File: design.v
/*verilator lint_off UNUSEDSIGNAL*/
/*verilator lint_off MULTITOP*/
/*verilator lint_off WIDTH*//*verilator lint_off LATCH*/
module fadd_sub(
  input logic        clk_i,
  input logic [31:0] operand_a,
  input logic [31:0] operand_b,
  output logic[31:0] result_o
);
  logic [7:0]  a_exponent, b_exponent;             
  logic [7:0]  result_exponent;
  logic [23:0] a_mantissa, b_mantissa;             
  logic [24:0] result_mantissa;
  logic        a_sign, b_sign, result_sign;        
  logic [23:0] tmp_mantissa;
  logic [7:0]  in_e, out_e;
  logic [24:0] in_m, out_m;
  logic [7:0]  diff;
always_ff@(posedge(clk_i))
begin
  a_sign <= operand_a[31];
  b_sign <= operand_b[31];
  if(operand_a[30:23]==0)
    begin
      a_exponent <= (operand_a[22:0] != 0)? 8'b00000001 : 8'b00000000;
      a_mantissa <= {1'b0,operand_a[22:0]};
    end
  else
    begin
      a_exponent <= operand_a[30:23];
      a_mantissa <= {1'b1,operand_a[22:0]};
    end
  if(operand_b[30:23]==0)
    begin
      b_exponent <= (operand_b[22:0] != 0)? 8'b00000001 : 8'b00000000;
      b_mantissa <= {1'b0,operand_b[22:0]};
    end
  else
    begin
      b_exponent <= operand_b[30:23];
      b_mantissa <= {1'b1,operand_b[22:0]};
    end
end
always_comb
begin
  diff         = 8'd0;
  tmp_mantissa = 24'd0;
  if(a_exponent == b_exponent)
    begin
      result_exponent = a_exponent;
      if(a_sign == b_sign)                                                     
        begin
          result_sign           = a_sign;
          result_mantissa       = a_mantissa + b_mantissa;
        end
      else                                                                    
        begin
          if(a_mantissa > b_mantissa)
            begin
              result_sign     = a_sign;
              result_mantissa = a_mantissa - b_mantissa;
            end
          else
            begin
              result_sign     = b_sign;
              result_mantissa = b_mantissa - a_mantissa;
            end
        end
    end
  else                                                                               
    begin
      if(a_exponent > b_exponent)
        begin
          result_sign     = a_sign;
          result_exponent = a_exponent;
          diff            = a_exponent - b_exponent;
          tmp_mantissa    = b_mantissa >> diff;
          if(a_sign == b_sign)
            result_mantissa = a_mantissa + tmp_mantissa;
          else
            result_mantissa = a_mantissa - tmp_mantissa;
        end
      else
        begin
          result_sign      = b_sign;
          result_exponent  = b_exponent;
          diff             = b_exponent - a_exponent;
          tmp_mantissa     = a_mantissa >> diff;
          if(a_sign == b_sign)
            result_mantissa  = b_mantissa + tmp_mantissa;
          else
            result_mantissa  = b_mantissa - tmp_mantissa;
        end
    end
  if(result_mantissa[24]==1)
    begin
      result_exponent = result_exponent + 8'd1;
      result_mantissa = result_mantissa >> 1;
    end
  result_o = {result_sign, result_exponent, result_mantissa[22:0]};
end
endmodule
File: run.sh
#!/bin/bash
# the make line also repeats each setting of config.mk as NAME=value (left out here)
make -C /OpenROAD-flow-scripts/flow DESIGN_CONFIG=/design/flow/config.mk WORK_HOME=/design/flow/orfs CLKGATE_MAP_FILE= finish
File: config.mk
export PLATFORM = sky130hd
export DESIGN_NAME = fadd_sub
export DESIGN_NICKNAME = fadd_sub
export VERILOG_FILES = /design/flow/design.v
export SDC_FILE = /design/flow/constraint.sdc
export NUM_CORES = 4
export LEC_CHECK = 0
export ABC_AREA = 1
export CAP_MARGIN = 0
export CORE_MARGIN = 2
export CORE_UTILIZATION = 72
export CTS_CLUSTER_DIAMETER = 41
export CTS_CLUSTER_SIZE = 82
export PLACE_DENSITY = 0.35
export SETUP_SLACK_MARGIN = -0.75
export SLEW_MARGIN = 20
export TNS_END_PERCENT = 95
File: constraint.sdc
create_clock -name core_clock -period 7.69 [get_ports {clk_i}]
set_input_delay 1.5380 -clock core_clock [delete_from_list [all_inputs] [get_ports {clk_i}]]
set_output_delay 1.5380 -clock core_clock [all_outputs]
set_load 0.01 [all_outputs]
==> out/qor.txt, run 1 <==
Logic family by area -> simple AND/OR/NAND/NOR gates
Commonest cells in the netlist -> 590 x nand2_1, 240 x nand3_1, 208 x inv_1, 149 x a21oi_1, 118 x o21ai_0
Chip area -> 16600 um2
PortBufs -> 96
Status -> stopped before the end
Adder Share, Synth -> 13.7%
Area leader share -> 19.8%
Part of the Yosys area used for sequential elements -> 11.8%
Post-synth EDFFs -> 0
Area fraction in mux cells -> 0.0894%
Hold Buf Count CTS -> 0
AND-OR/OR-AND Cells, Area Fraction -> 16.8%
Net Count, Synth -> 2122
Grt total ovfl -> 148
Yosys warns -> 1
Cell row count -> 45
XOR-XNOR Cells, Area Fraction -> 8.54%
Syn Inst Count -> 1938
Cell area leaders -> nand2_1 20%, ha_1 13%, dfxtp_1 12%
Avg Cell Area, Syn -> 5.78 um2
YS chip area -> 11200 um2
Total GRT Usage -> 82.8%
TritonCTS Buffers -> 9
Last stage reached -> 5_1_grt
Cell count in the Yosys report -> 1938
Synth flops -> 66
Post-synth ARST share -> 0%
Htree depth -> 3
Top-count cell post-synth -> nand2_1
Die extent in y -> 129 um
Root buffer cell -> clkbuf_16
Mapped Area -> 11200 um2
Clk sinks -> 66
Initial Util -> 73.6%
Post-DP HPWL -> 36.1 mm
Dominant register cell -> dfxtp_1
Log Error -> [ERROR GRT-0116] Global routing finished with congestion. Check the congestion regions in the DRC Viewer.
Simple Share, Synth -> 37.5%
Unique cell types -> 51
Clk buf depth -> 2
Core Region -> 15200 um2
Chip width -> 129 um
DP Worst Slack -> -1.15 ns
Post-synth top area cell -> nand2_1
Io pins -> 97
Routability cong. -> 1.15
-- per-stage QoR --
stage | power, mW | utilization (%) | area, um2 | std cells
2_1_floorplan | 2.37 | - | 11200 | 1938
3_3_place_gp | 3.83 | 90.4 | 13700 | 2353
3_5_place_dp | 3.97 | 90.4 | 13700 | 2353
4_1_cts | 4.57 | 93.7 | 14200 | 2377
-- timing repair --
| item | in CTS |
|---|---|
| pin swaps | 22 |
| resized | 78 |
| buffers inserted | 7 |
| gates cloned | 2 |
| setup endpoints to repair | 31 |
-- layer usage --
| metal | GRT overflow | GRT usage [%] |
|---|---|---|
| met1 | 0 | 84.0 |
| met2 | 82 | 97.7 |
| met3 | 2 | 66.7 |
| met4 | 64 | 84.9 |
| met5 | 0 | 31.5 |
==> run 2, diff against run 1 <==
Settings changed: ABC_AREA 1 to unset, CAP_MARGIN 0 to 20, CORE_UTILIZATION 72 to 67, CTS_CLUSTER_SIZE 82 to unset, PLACE_DENSITY 0.35 to unset, SETUP_SLACK_MARGIN -0.75 to unset, TNS_END_PERCENT 95 to 5.
Clock period 7.69 ns to 10.4 ns, I/O delays scaled along.
==> out/qor.txt, run 2 <==
Status -> finished with violations
Layout Check Failures -> negative setup slack
CP Buf/Inv Count -> 6
Yosys warns -> 1
CP Depth -> 35
Final Non-Filler Cells -> 1710
Max Clk Rate -> 92.4 MHz
Pleak -> 5.62 nW
Fin crit period -> 10.82 ns
Total GRT Usage -> 50.2%
Cell row count -> 45
Worst Tran Pin Value -> 1.05 ns
Final net count -> 1700
Logic family by area -> AND-OR/OR-AND gates
Seq group -> 294 uW
Reg power frac -> 9.3%
Grt total ovfl -> 0
Cell count in the Yosys report -> 1402
CTS tree -> built
Part of the Yosys area used for sequential elements -> 12.7%
Crit path to -> result_o[1]
Total power -> 3.15 mW
Post-Route WL -> 45.7 mm
Internal power -> 1.52 mW
Tcrit/Tclk final -> 104%
Root buffer cell -> clkbuf_16
Mapped Area -> 10400 um2
Sw frac -> 51.8%
Setup crit start kind -> register
Initial Util -> 68.5%
Family with the most delay on the worst path -> AND-OR/OR-AND gates
Total number of vias -> 12900
Worst EP arrival -> 8.74 ns
Worst IR drop on VDD -> 0.000316 V
P_comb -> 2.48 mW
Area Growth Syn to Fin -> 19.9%
Area fraction in mux cells -> 12.1%
Clk pwr share -> 11.8%
Final Hold Viols -> 0
Pin count of the biggest net entering global routing -> 56
Slew margin rel. -> 29.3%
Drt pass-1 iters -> 12
Routability cong. -> 1.10
Post-synth top area cell -> ha_1
Final Max Slew Viols -> 0
PortBufs -> 96
Clk sinks -> 66
Core Region -> 15200 um2
Initial drt markers -> 2151
Dominant register cell -> dfxtp_1
Combinational power share -> 78.8%
Setup crit end kind -> primary output
Net Count, Synth -> 1586
Post-synth EDFFs -> 0
Unrepaired setup endpoints after global routing -> true
YS chip area -> 10400 um2
Worst setup path start -> a_exponent[6]$_SDFF_PN0_
Post-DP HPWL -> 29.9 mm
Placed Instances -> 1656
Critical path's largest stage delay -> 0.51 ns
Chip width -> 129 um
Hold Crit Start -> operand_b[31]
Critical Path Fanout Max -> 9
Worst hold-check path type -> in2reg
Avg Cell Area, Syn -> 7.43 um2
CP Class -> reg2out
Clk slew on worst S/H paths -> 0.07 ns
Slowest cell on crit path -> ha_1
DR vias/cell -> 7.55
Final setup vio count -> 31
WL/cell -> 26.8 um
Top-count cell post-synth -> nand2_1
AND-OR/OR-AND Cells, Area Fraction -> 25.7%
Max cap viols -> 0
Unique cell types -> 85
Post-synth ARST share -> 0%
Tool warning count -> 86
Detail Route Antenna Nets -> 0
Simple Share, Synth -> 20.1%
Htree depth -> 3
Net Switching -> 1.63 mW
Hold Buf Count CTS -> 0
TritonCTS Buffers -> 9
Hold path depth -> 1
Cell area leaders -> ha_1 14%, dfxtp_1 13%, a21oi_1 5.7%
First-pass GRT wire length -> 63.8 mm
DRC -> 0
Syn Inst Count -> 1402
Pwr per Cell Area -> 252 nW/um2
Min-Delay Endpoint -> b_sign$_DFF_P_
Chip area -> 16600 um2
Initial antenna violation count -> 1
Adder Share, Synth -> 14.7%
Die extent in y -> 129 um
CP required -> 8.32 ns
XOR-XNOR Cells, Area Fraction -> 6.49%
Clk buf depth -> 2
Synth flops -> 66
Pwr top -> combinational cells
Vias in the first global route -> 11500
Area leader share -> 13.6%
Io pins -> 97
Clk power -> 372 uW
Commonest cells in the netlist -> 125 x nand2_1, 119 x a21oi_1, 115 x inv_1, 113 x ha_1, 112 x nor2_1
Setup slack after layout -> -0.417 ns
-- run 2: metrics by stage --
stage	worst slack (ns)	utilization [%]	instance area, um2	setup TNS (ns)	hold slack (ns)
3_5_place_dp	-0.204	76.4	11600	-0.539	2.54
4_1_cts	-0.174	80.3	12200	-0.465	2.17
3_3_place_gp	-0.0204	76.4	11600	-0.0204	2.53
6_report	-0.417	82.2	12500	-9.61	2.16
2_1_floorplan	0.964	-	10400	0	2.11
5_1_grt	-0.595	82.1	12500	-14.63	2.15
-- run 2: repair_timing --
| item | in CTS | in global routing |
|---|---|---|
| setup buffers | 15 | 17 |
| resized | 62 | 100 |
| cloned | 3 | 1 |
| hold endpoints to repair | 0 | 0 |
| setup endpoints to repair | 31 | 31 |
| pin swaps | 5 | 14 |
-- run 2: final cells by class --
type | instances | area (um2)
sequential | 66 | 1320
antenna | 1 | 2.50
timing repair buffer | 183 | 1560
clock inverter | 6 | 115
clock buffer | 10 | 229
inverter | 115 | 432
multi-input combinational | 1141 | 8600
fill | 965 | 2710
tap | 188 | 235
-- run 2: layer usage --
metal	vias to the layer above	wire [um]	track usage [%]
li1	5277	-	-
met1	5682	15100	60.1
met2	1448	18300	77.2
met3	499	6990	14.2
met4	2	5270	36.4
met5	-	48	0
==> run 3, diff against run 2 <==
Settings changed: CAP_MARGIN 20 to 15, CORE_UTILIZATION 67 to 72, CTS_CLUSTER_DIAMETER 41 to 381, CTS_CLUSTER_SIZE set to 36, MAX_ROUTING_LAYER set to met5, PLACE_DENSITY_LB_ADDON set to 0.0, SETUP_SLACK_MARGIN set to 2.54, SLEW_MARGIN 20 to 35, TNS_END_PERCENT 5 to 95.
Clock period 10.4 ns to 8.89 ns, I/O delays scaled along.
==> out/qor.txt, run 3 <==
Simple Share, Synth -> 20.1%
Commonest cells in the netlist -> 125 x nand2_1, 119 x a21oi_1, 115 x inv_1, 113 x ha_1, 112 x nor2_1
Status -> stopped before the end
Avg Cell Area, Syn -> 7.43 um2
Routability cong. -> 1.20
DP Worst Slack -> -1.01 ns
Cell count in the Yosys report -> 1402
Post-DP HPWL -> 39.8 mm
Yosys warns -> 1
Cell area leaders -> ha_1 14%, dfxtp_1 13%, a21oi_1 5.7%
Area fraction in mux cells -> 12.1%
Mapped Area -> 10400 um2
Unique cell types -> 85
Adder Share, Synth -> 14.7%
Post-synth top area cell -> ha_1
Top-count cell post-synth -> nand2_1
Dominant register cell -> dfxtp_1
Log Error -> [ERROR DPL-0038] Utilization greater than 100%, impossible to legalize
Chip area -> 15400 um2
Post-synth ARST share -> 0%
XOR-XNOR Cells, Area Fraction -> 6.49%
Core Region -> 14000 um2
Logic family by area -> AND-OR/OR-AND gates
Syn Inst Count -> 1402
Net Count, Synth -> 1586
Initial Util -> 74.4%
PortBufs -> 96
Synth flops -> 66
AND-OR/OR-AND Cells, Area Fraction -> 25.7%
Chip width -> 124 um
Part of the Yosys area used for sequential elements -> 12.7%
Last stage reached -> 4_1_cts
Io pins -> 97
Die extent in y -> 124 um
Area leader share -> 13.6%
Cell row count -> 43
YS chip area -> 10400 um2
Post-synth EDFFs -> 0
-- run 3: metrics by stage --
step	area [um2]	std cells	power, mW	utilization [%]
after floorplan	10700	1402	2.27	-
after detailed placement	13300	1820	3.80	95.1
after global placement	13300	1820	3.59	95.1
==> run 4, diff against run 3 <==
Settings changed: HOLD_SLACK_MARGIN set to 0.29, SLEW_MARGIN 35 to 5.
Clock period 8.89 ns to 8.75 ns, I/O delays scaled along.
==> out/qor.txt, run 4 <==
YS chip area -> 10400 um2
Top-count cell post-synth -> nand2_1
Synth flops -> 66
Last stage reached -> 4_1_cts
Area leader share -> 13.6%
PortBufs -> 96
Yosys warns -> 1
Cell row count -> 43
Net Count, Synth -> 1586
Chip area -> 15400 um2
Logic family by area -> AND-OR/OR-AND gates
Die extent in y -> 124 um
Post-DP HPWL -> 40.9 mm
AND-OR/OR-AND Cells, Area Fraction -> 25.7%
Placed Instances -> 1832
Area fraction in mux cells -> 12.1%
Unique cell types -> 85
Cell area leaders -> ha_1 14%, dfxtp_1 13%, a21oi_1 5.7%
Dominant register cell -> dfxtp_1
Post-synth EDFFs -> 0
Dpl cell area -> 13400 um2
Commonest cells in the netlist -> 125 x nand2_1, 119 x a21oi_1, 115 x inv_1, 113 x ha_1, 112 x nor2_1
Io pins -> 97
Avg Cell Area, Syn -> 7.43 um2
Cell count in the Yosys report -> 1402
Post-synth ARST share -> 0%
Chip width -> 124 um
Syn Inst Count -> 1402
Simple Share, Synth -> 20.1%
Status -> stopped before the end
Part of the Yosys area used for sequential elements -> 12.7%
Adder Share, Synth -> 14.7%
Post-synth top area cell -> ha_1
Core Region -> 14000 um2
Log Error -> [ERROR DPL-0038] Utilization greater than 100%, impossible to legalize
Routability cong. -> 1.20
XOR-XNOR Cells, Area Fraction -> 6.49%
Initial Util -> 74.4%
Mapped Area -> 10400 um2
## run 4: through the flow
stage | setup slack (ns) | power (mW) | util, %
floorplan | 0.101 | 2.31 | -
global placement | -0.442 | 3.64 | 95.6
detailed placement | -1.05 | 3.87 | 95.6
==> run 5, diff against run 4 <==
Settings changed: CAP_MARGIN 15 to 20, CORE_UTILIZATION 72 to 65, CTS_CLUSTER_DIAMETER 381 to 50, CTS_CLUSTER_SIZE 36 to 80, HOLD_SLACK_MARGIN 0.29 to unset, MAX_ROUTING_LAYER met5 to unset, PLACE_DENSITY_LB_ADDON 0.0 to unset, SETUP_SLACK_MARGIN 2.54 to -0.13, SLEW_MARGIN 5 to 20, TNS_END_PERCENT 95 to unset.
Clock period 8.75 ns to 9.26 ns, I/O delays scaled along.
==> out/qor.txt, run 5 <==
Die extent in y -> 131 um
Placed Instances -> 1849
Unique cell types -> 85
Htree depth -> 3
Post-synth top area cell -> ha_1
YS chip area -> 10400 um2
Initial Util -> 66.0%
Root buffer cell -> clkbuf_16
Commonest cells in the netlist -> 125 x nand2_1, 119 x a21oi_1, 115 x inv_1, 113 x ha_1, 112 x nor2_1
Mapped Area -> 10400 um2
Avg Cell Area, Syn -> 7.43 um2
Status -> stopped before the end
Dominant register cell -> dfxtp_1
Core Region -> 15800 um2
Chip area -> 17000 um2
Total GRT Usage -> 68.6%
TritonCTS Buffers -> 9
Io pins -> 97
Last stage reached -> 5_1_grt
Logic family by area -> AND-OR/OR-AND gates
Cell count in the Yosys report -> 1402
DP Worst Slack -> -0.754 ns
Syn Inst Count -> 1402
Area fraction in mux cells -> 12.1%
Top-count cell post-synth -> nand2_1
Net Count, Synth -> 1586
Area leader share -> 13.6%
Grt total ovfl -> 38
Post-synth ARST share -> 0%
AND-OR/OR-AND Cells, Area Fraction -> 25.7%
PortBufs -> 96
Post-synth EDFFs -> 0
Clk buf depth -> 2
Clk sinks -> 66
Log Error -> [ERROR GRT-0232] Routing congestion too high. Check the congestion heatmap in the GUI.
Chip width -> 131 um
Part of the Yosys area used for sequential elements -> 12.7%
Routability cong. -> 1.24
Cell area leaders -> ha_1 14%, dfxtp_1 13%, a21oi_1 5.7%
XOR-XNOR Cells, Area Fraction -> 6.49%
Yosys warns -> 1
Adder Share, Synth -> 14.7%
Synth flops -> 66
Cell row count -> 46
Post-DP HPWL -> 31.9 mm
Simple Share, Synth -> 20.1%
-- run 5: what timing repair did --
item / in CTS
gates resized: 200
setup buffers: 41
hold buffers: 0
setup endpoints to repair: 31
pin swaps: 28
cloned: 3
-- run 5: per-layer routing --
layer  GRT usage, %  GRT overflow
met1           68.7             0
met2           89.6            28
met3           49.2             0
met4           67.9            10
met5           8.24             0
-- run 5: metrics by stage --
stage          hold WS, ns  total power [mW]  cell area (um2)  setup TNS [ns]
3_5_place_dp          2.30              3.02            12900          -18.15
4_1_cts               1.93              3.67            13700           -3.63
3_3_place_gp          2.30              2.95            12900           -8.35
2_1_floorplan         1.88              1.82            10400               0
==> run 6, diff against run 5 <==
Settings changed: ABC_AREA set to 1, CELL_PAD_IN_SITES_DETAIL_PLACEMENT set to 2, CORE_ASPECT_RATIO set to 1.46, CORE_MARGIN 2 to 3, CORE_UTILIZATION 65 to 40, CTS_CLUSTER_DIAMETER 50 to 192, CTS_CLUSTER_SIZE 80 to 93, GPL_TIMING_DRIVEN set to 0, HOLD_SLACK_MARGIN set to -0.09, MIN_ROUTING_LAYER set to met2, PLACE_DENSITY set to 0.45, SETUP_SLACK_MARGIN -0.13 to unset.
Clock period 9.26 ns to 9.5 ns, I/O delays scaled along.
==> out/qor.txt, run 6 <==
Commonest cells in the netlist -> 590 x nand2_1, 240 x nand3_1, 208 x inv_1, 149 x a21oi_1, 118 x o21ai_0
Area fraction in mux cells -> 0.0894%
Die extent in y -> 208 um
Simple Share, Synth -> 37.5%
YS chip area -> 11200 um2
PortBufs -> 96
Routability cong. -> 1.16
Cell row count -> 73
Chip area -> 30100 um2
Last stage reached -> 3_5_place_dp
Net Count, Synth -> 2122
Dominant register cell -> dfxtp_1
Unique cell types -> 51
Core Region -> 27400 um2
Area leader share -> 19.8%
Yosys warns -> 1
Chip width -> 144 um
Post-synth top area cell -> nand2_1
Logic family by area -> simple AND/OR/NAND/NOR gates
Initial Util -> 40.9%
Synth flops -> 66
Post-synth EDFFs -> 0
Io pins -> 97
Log Error -> [ERROR DPL-0033] detailed placement checks failed during check placement.
Cell count in the Yosys report -> 1938
XOR-XNOR Cells, Area Fraction -> 8.54%
Avg Cell Area, Syn -> 5.78 um2
Post-synth ARST share -> 0%
Syn Inst Count -> 1938
AND-OR/OR-AND Cells, Area Fraction -> 16.8%
Part of the Yosys area used for sequential elements -> 11.8%
Top-count cell post-synth -> nand2_1
Status -> stopped before the end
Adder Share, Synth -> 13.7%
Mapped Area -> 11200 um2
Cell area leaders -> nand2_1 20%, ha_1 13%, dfxtp_1 12%
[run 6: metrics by stage]
| step | cell area (um2) | power, mW |
|---|---|---|
| 2_1_floorplan | 11200 | 1.92 |
| 3_3_place_gp | 12600 | 2.87 |
==> run 7, diff against run 6 <==
Settings changed: CELL_PAD_IN_SITES_DETAIL_PLACEMENT 2 to 0, CORE_ASPECT_RATIO 1.46 to unset, CORE_MARGIN 3 to 2, CORE_UTILIZATION 40 to 39, CTS_CLUSTER_DIAMETER 192 to 25, CTS_CLUSTER_SIZE 93 to unset, HOLD_SLACK_MARGIN -0.09 to unset, MIN_ROUTING_LAYER met2 to unset, PLACE_DENSITY 0.45 to unset, PLACE_DENSITY_LB_ADDON set to 0.03, SLEW_MARGIN 20 to 5.
Clock period 9.5 ns to 13.1 ns, I/O delays scaled along.
==> out/qor.txt, run 7 <==
Status -> timing/DRC/antenna clean
TritonCTS Buffers -> 9
Logic family by area -> simple AND/OR/NAND/NOR gates
Combinational power share -> 80.3%
Synth flops -> 66
Syn Inst Count -> 1938
Family with the most delay on the worst path -> AND-OR/OR-AND gates
Pwr top -> combinational cells
Final net count -> 2229
Total number of vias -> 13300
Top-count cell post-synth -> nand2_1
Initial antenna violation count -> 1
Worst EP arrival -> 8.66 ns
Root buffer cell -> clkbuf_16
Grt total ovfl -> 0
Chip width -> 173 um
Initial drt markers -> 1274
CP required -> 10.48 ns
Post-synth top area cell -> nand2_1
Area Growth Syn to Fin -> 15.6%
First-pass GRT wire length -> 72.1 mm
Tcrit/Tclk final -> 86.1%
AND-OR/OR-AND Cells, Area Fraction -> 16.8%
Hold Buf Count CTS -> 0
Commonest cells in the netlist -> 590 x nand2_1, 240 x nand3_1, 208 x inv_1, 149 x a21oi_1, 118 x o21ai_0
Post-CTS setup buffers -> 0
Fin crit period -> 11.28 ns
Pin count of the biggest net entering global routing -> 13
CTS tree -> built
Unique cell types -> 51
Drt pass-1 iters -> 6
N_diodes -> 0
Detail Route Antenna Nets -> 0
Final Cell Area -> 12900 um2
PortBufs -> 96
Avg Cell Area, Syn -> 5.78 um2
Clk pwr share -> 10.4%
Tool warning count -> 81
Max cap viols -> 0
WL/cell -> 19.7 um
Slowest cell on crit path -> o21ai_0
Critical Path Fanout Max -> 10
FILL cells -> 3245
Dominant register cell -> dfxtp_1
Die extent in y -> 173 um
Post-synth ARST share -> 0%
XOR-XNOR Cells, Area Fraction -> 8.54%
DR vias/cell -> 5.45
Yosys warns -> 1
Final Max Slew Viols -> 0
Clk sinks -> 66
DRC -> 0
CP Class -> reg2out
Part of the Yosys area used for sequential elements -> 11.8%
Io pins -> 97
Simple Share, Synth -> 37.5%
Net Count, Synth -> 2122
Setup crit end kind -> primary output
Slew margin rel. -> 25.5%
Mapped Area -> 11200 um2
Post-synth EDFFs -> 0
CP Buf/Inv Count -> 7
Unrepaired setup endpoints after global routing -> false
Setup crit start kind -> register
Setup TNS -> 0 ns
Final setup vio count -> 0
Dpl cell area -> 12600 um2
Clk buf depth -> 2
Reg power frac -> 9.3%
Cell count in the Yosys report -> 1938
Pleak -> 6.71 nW
Htree depth -> 3
Crit path to -> result_o[22]
Cell area leaders -> nand2_1 20%, ha_1 13%, dfxtp_1 12%
Final Hold Viols -> 0
Worst IR drop on VDD -> 0.000274 V
Total GRT Usage -> 31.4%
Core Region -> 28500 um2
Seq group -> 226 uW
Post-DP HPWL -> 40.3 mm
Worst hold slack -> 2.71 ns
YS chip area -> 11200 um2
Hold path depth -> 1
Cell row count -> 62
Worst hold-check path type -> in2reg
Clk slew on worst S/H paths -> 0.05 ns
Placed Instances -> 2418
Critical path's largest stage delay -> 0.56 ns
Clk power -> 251 uW
Sw frac -> 54.1%
Vias in the first global route -> 12300
Chip area -> 30100 um2
Total power -> 2.42 mW
Min-Delay Endpoint -> a_sign$_DFF_P_
Worst Tran Pin Value -> 1.11 ns
P_comb -> 1.94 mW
PostCTS Resize Cnt -> 0
Area fraction in mux cells -> 0.0894%
CP Depth -> 41
Area leader share -> 19.8%
Final Non-Filler Cells -> 2434
Pwr per Cell Area -> 187 nW/um2
Routability cong. -> 0.954
Max Clk Rate -> 88.7 MHz
Most frequent CP cell -> nand2_1
Net Switching -> 1.31 mW
Internal power -> 1.11 mW
Initial Util -> 39.3%
Adder Share, Synth -> 13.7%
Post-Route WL -> 47.9 mm
Hold Crit Start -> operand_a[31]
Worst setup path start -> a_exponent[0]$_DFF_P_
-- run 7: metal layers --
metal  global-route usage (%)  wire (um)  part of all wire (%)  vias to the layer above
met5                        0          0                     0                        -
met4                     8.23       1070                   2.2                        0
met3                     3.99       3370                   7.0                       50
met2                     48.8      20500                    43                      564
met1                     45.5      22900                    48                     6126
li1                         -          -                     -                     6523
-- run 7: layout make-up --
class	count	area [um2]	share of cell area [%]
multi-input cells	1554	8570	66.2
flip-flops and latches	66	1320	10.2
repair buffers	96	961	7.42
inverters	218	821	6.34
plain buffers	100	483	3.73
well taps	384	480	3.71
clock buffers	10	239	1.85
clock inverters	6	66.3	0.512
-- run 7: per-stage QoR --
step / setup WS [ns] / utilization (%)
after floorplan: 4.74 / -
after global placement: 2.44 / 44.4
after detailed placement: 2.47 / 44.4
after CTS: 2.06 / 45.5
after global routing: 1.11 / 45.5
final: 1.82 / 45.5
Power is estimated from default activity; no workload was simulated.
